==> inputs of job 598 <==
==> flow/design.v <==
module top#(parameter m = 7)(
    input clk,
    input signed [m-1:0]noise_in,
    output reg signed [2*m-1:0]filter_out
);
    localparam signed [m-1:0] tap0 = 5;
    localparam signed [m-1:0] tap1 = 8;
    localparam signed [m-1:0] tap2 = 11;
    localparam signed [m-1:0] tap3 = 15;
    localparam signed [m-1:0] tap4 = 17;
    localparam signed [m-1:0] tap5 = 18;
    localparam signed [m-1:0] tap6 = 17;
    localparam signed [m-1:0] tap7 = 15;
    localparam signed [m-1:0] tap8 = 11;
    localparam signed [m-1:0] tap9 = 8;
    localparam signed [m-1:0] tap10 = 5;
    reg signed [m-1:0] register_0;
    reg signed [m-1:0] register_1;
    reg signed [m-1:0] register_2;
    reg signed [m-1:0] register_3;
    reg signed [m-1:0] register_4;
    reg signed [m-1:0] register_5;
    reg signed [m-1:0] register_6;
    reg signed [m-1:0] register_7;
    reg signed [m-1:0] register_8;
    reg signed [m-1:0] register_9;
    always@(posedge clk) begin
        register_0 <= noise_in;
        register_1 <= register_0;
        register_2 <= register_1;
        register_3 <= register_2;
        register_4 <= register_3;
        register_5 <= register_4;
        register_6 <= register_5;
        register_7 <= register_6;
        register_8 <= register_7;
        register_9 <= register_8;  
        filter_out <=  noise_in * tap0 +
                            register_0 * tap1 +
                            register_1 * tap2 +
                            register_2 * tap3 +
                            register_3 * tap4 +
                            register_4 * tap5 +
                            register_5 * tap6 +
                            register_6 * tap7 +
                            register_7 * tap8 +
                            register_8 * tap9 +
                            register_9 * tap10;
    end
endmodule
==> flow/run.sh <==
#!/bin/bash
# the make line also repeats each setting of config.mk as NAME=value (left out here)
make -C /OpenROAD-flow-scripts/flow DESIGN_CONFIG=/design/flow/config.mk WORK_HOME=/design/flow/orfs CLKGATE_MAP_FILE= finish
==> flow/config.mk <==
export PLATFORM = sky130hd
export DESIGN_NAME = top
export DESIGN_NICKNAME = top
export VERILOG_FILES = /design/flow/design.v
export SDC_FILE = /design/flow/constraint.sdc
export NUM_CORES = 4
export LEC_CHECK = 0
export ABC_AREA = 1
export CAP_MARGIN = 0
export CORE_MARGIN = 2
export CORE_UTILIZATION = 72
export CTS_CLUSTER_DIAMETER = 359
export CTS_CLUSTER_SIZE = 23
export HOLD_SLACK_MARGIN = 0.29
export SETUP_SLACK_MARGIN = -0.24
export SLEW_MARGIN = 20
==> flow/constraint.sdc <==
create_clock -name core_clock -period 4.78 [get_ports {clk}]
set_input_delay 0.9560 -clock core_clock [delete_from_list [all_inputs] [get_ports {clk}]]
set_output_delay 0.9560 -clock core_clock [all_outputs]
set_load 0.01 [all_outputs]
==> job 3038: changes against job 598 <==
CAP_MARGIN = 5   (was 0)
CORE_ASPECT_RATIO = 0.9   (was not set)
CTS_CLUSTER_DIAMETER = 223   (was 359)
CTS_CLUSTER_SIZE = 100   (was 23)
HOLD_SLACK_MARGIN = not set   (was 0.29)
SETUP_SLACK_MARGIN = 0.67   (was -0.24)
TNS_END_PERCENT = 80   (was not set)
==> flow/constraint.sdc (replaced) <==
create_clock -name core_clock -period 5.86 [get_ports {clk}]
set_input_delay 1.1720 -clock core_clock [delete_from_list [all_inputs] [get_ports {clk}]]
set_output_delay 1.1720 -clock core_clock [all_outputs]
set_load 0.01 [all_outputs]
==> job 5553: changes against job 598 <==
ABC_AREA = 0   (was 1)
CAP_MARGIN = 30   (was 0)
CELL_PAD_IN_SITES_DETAIL_PLACEMENT = 1   (was not set)
CELL_PAD_IN_SITES_GLOBAL_PLACEMENT = 3   (was not set)
CORE_ASPECT_RATIO = 1.15   (was not set)
CORE_UTILIZATION = 36   (was 72)
CTS_CLUSTER_DIAMETER = 94   (was 359)
CTS_CLUSTER_SIZE = 43   (was 23)
GPL_ROUTABILITY_DRIVEN = 1   (was not set)
HOLD_SLACK_MARGIN = 0.07   (was 0.29)
MAX_ROUTING_LAYER = met4   (was not set)
MIN_ROUTING_LAYER = met2   (was not set)
SETUP_SLACK_MARGIN = not set   (was -0.24)
SLEW_MARGIN = 0   (was 20)
==> flow/constraint.sdc (replaced) <==
create_clock -name core_clock -period 12.5 [get_ports {clk}]
set_input_delay 2.5000 -clock core_clock [delete_from_list [all_inputs] [get_ports {clk}]]
set_output_delay 2.5000 -clock core_clock [all_outputs]
set_load 0.01 [all_outputs]
==> results <==
item                                                               job 5553                     job 598                    job 3038
Slew at the pin closest to its max-slew limit                     0.5784 ns                   0.4913 ns                   0.3669 ns
Detail Placement HPWL                                              18.25 mm                    17.54 mm                    16.60 mm
AND-OR/OR-AND Cells, Area Fraction                                  0.02191                     0.01141                     0.01141
Simple-Gate Area Share                                              0.01379                     0.04472                     0.04472
Pin count of the biggest net entering global routing                     14                          17                          15
Num tapcells                                                            320                         172                         164
Worst hold path endpoint                              register_9[5]$_DFF_P_       register_9[2]$_DFF_P_       register_9[1]$_DFF_P_
Reg-to-reg setup timing slack                                       5.28 ns                    -1.65 ns                    -0.51 ns
Post-synthesis sequential area ratio                                 0.1817                      0.1784                      0.1784
Outcome                                            timing/DRC/antenna clean  complete, but fails checks  complete, but fails checks
Reasons for failing layout checks                                         -        negative setup slack        negative setup slack
Layout overhead on the synthesized area                              9.803%                      19.38%                      17.37%


==> 03-14 <==
Starts from the design.v that is shown in full above.
==> flow/config.mk <==
export PLATFORM = sky130hd
export DESIGN_NAME = top
export DESIGN_NICKNAME = top
export VERILOG_FILES = /design/flow/design.v
export SDC_FILE = /design/flow/constraint.sdc
export NUM_CORES = 4
export LEC_CHECK = 0
export ABC_AREA = 1
export CAP_MARGIN = 20
export CORE_MARGIN = 2
export CORE_UTILIZATION = 33
export CTS_CLUSTER_DIAMETER = 288
export GPL_ROUTABILITY_DRIVEN = 0
export GPL_TIMING_DRIVEN = 0
export SETUP_SLACK_MARGIN = 2.35
export SLEW_MARGIN = 0
==> flow/constraint.sdc <==
create_clock -name core_clock -period 10.0 [get_ports {clk}]
set_input_delay 2.0000 -clock core_clock [delete_from_list [all_inputs] [get_ports {clk}]]
set_output_delay 2.0000 -clock core_clock [all_outputs]
set_load 0.01 [all_outputs]
run.sh (not shown) runs the stock make flow with config.mk's settings and CLKGATE_MAP_FILE=.
==> 10-16 (differences from 03-14) <==
==> flow/config.mk (replaced) <==
export PLATFORM = sky130hd
export DESIGN_NAME = top
export DESIGN_NICKNAME = top
export VERILOG_FILES = /design/flow/design.v
export SDC_FILE = /design/flow/constraint.sdc
export NUM_CORES = 4
export LEC_CHECK = 0
export ABC_AREA = 1
export CAP_MARGIN = 20
export CORE_MARGIN = 2
export CORE_UTILIZATION = 72
export CTS_CLUSTER_DIAMETER = 98
export PLACE_DENSITY = 0.79
export SLEW_MARGIN = 20
==> flow/constraint.sdc (replaced) <==
create_clock -name core_clock -period 5.51 [get_ports {clk}]
set_input_delay 1.1020 -clock core_clock [delete_from_list [all_inputs] [get_ports {clk}]]
set_output_delay 1.1020 -clock core_clock [all_outputs]
set_load 0.01 [all_outputs]
==> 05-26 (differences from 03-14) <==
==> flow/config.mk (replaced) <==
export PLATFORM = sky130hd
export DESIGN_NAME = top
export DESIGN_NICKNAME = top
export VERILOG_FILES = /design/flow/design.v
export SDC_FILE = /design/flow/constraint.sdc
export NUM_CORES = 4
export LEC_CHECK = 0
export CAP_MARGIN = 20
export CORE_ASPECT_RATIO = 1.2
export CORE_MARGIN = 2
export CORE_UTILIZATION = 44
export CTS_CLUSTER_DIAMETER = 54
export CTS_CLUSTER_SIZE = 20
export PLACE_DENSITY = 0.66
export SLEW_MARGIN = 15
==> 11-10 (differences from 03-14) <==
==> flow/config.mk (replaced) <==
export PLATFORM = sky130hd
export DESIGN_NAME = top
export DESIGN_NICKNAME = top
export VERILOG_FILES = /design/flow/design.v
export SDC_FILE = /design/flow/constraint.sdc
export NUM_CORES = 4
export LEC_CHECK = 0
export ABC_AREA = 0
export CAP_MARGIN = 40
export CELL_PAD_IN_SITES_DETAIL_PLACEMENT = 2
export CELL_PAD_IN_SITES_GLOBAL_PLACEMENT = 2
export CORE_MARGIN = 2
export CORE_UTILIZATION = 30
export CTS_CLUSTER_DIAMETER = 345
export GPL_ROUTABILITY_DRIVEN = 1
export GPL_TIMING_DRIVEN = 0
export HOLD_SLACK_MARGIN = 0.01
export MAX_ROUTING_LAYER = met4
export MIN_ROUTING_LAYER = met2
export SLEW_MARGIN = 0
export TNS_END_PERCENT = 5
==> comparison table <==
| item | 10-16 | 11-10 | 05-26 | 03-14 |
|---|---|---|---|---|
| Count of buffer and inverter cells on the critical path | 9 | 7 | 7 | 8 |
| Maximum single-stage delay on the critical path | 0.53 ns | 0.61 ns | 0.61 ns | 0.54 ns |
| Non-Clock Buffer Count | 123 | 23 | 21 | 39 |
| Syn Std Cell Area | 9430 um^2 | 9250 um^2 | 9250 um^2 | 9430 um^2 |
| Estimated wirelength of the detail-placed design | 17300 um | 18200 um | 14500 um | 15100 um |
| Final Util | 0.886 | 0.336 | 0.484 | 0.385 |
| Die span in x | 118 um | 180 um | 136 um | 173 um |
| Number of filler cells placed in the layout | 578 | 3277 | 1888 | 2831 |
| Worst-case setup margin in the final layout | -1.23 ns | 1.15 ns | 1.46 ns | 2.41 ns |
| First-pass GRT wire length | 37500 um | 34500 um | 28100 um | 31200 um |
| Row cnt | 41 | 64 | 58 | 61 |
| Overall fraction of global-route tracks in use | 0.356 | 0.224 | 0.170 | 0.133 |
| Placed instance count | 1190 | 1254 | 1126 | 1308 |
| Area share of the largest cell type after synthesis | 0.395 | 0.402 | 0.402 | 0.395 |
| Sequential area share after synthesis | 0.178 | 0.182 | 0.182 | 0.178 |
| Worst setup slack after placement | -2.04 ns | 0.694 ns | 1.07 ns | 1.14 ns |
| Clock slew seen by the registers of the worst setup and hold paths | 0.06 ns | 0.08 ns | 0.07 ns | 0.06 ns |
| Fraction of met1 tracks used by global routing | 0.384 | 0 | 0.205 | 0.167 |
| Final number of setup-violating endpoints | 10 | 0 | 0 | 0 |
| Number of clock-tree buffers in the layout | 9 | 13 | 9 | 13 |
| Result of the run | failed layout checks | complete, no violations | complete, no violations | complete, no violations |
| Reasons for failing layout checks | negative setup slack | - | - | - |
| Max-slew headroom | 0.734 | 0.599 | 0.656 | 0.646 |
| Hold EP | register_9[5]$_DFF_P_ | register_1[3]$_DFF_P_ | register_9[5]$_DFF_P_ | register_1[5]$_DFF_P_ |
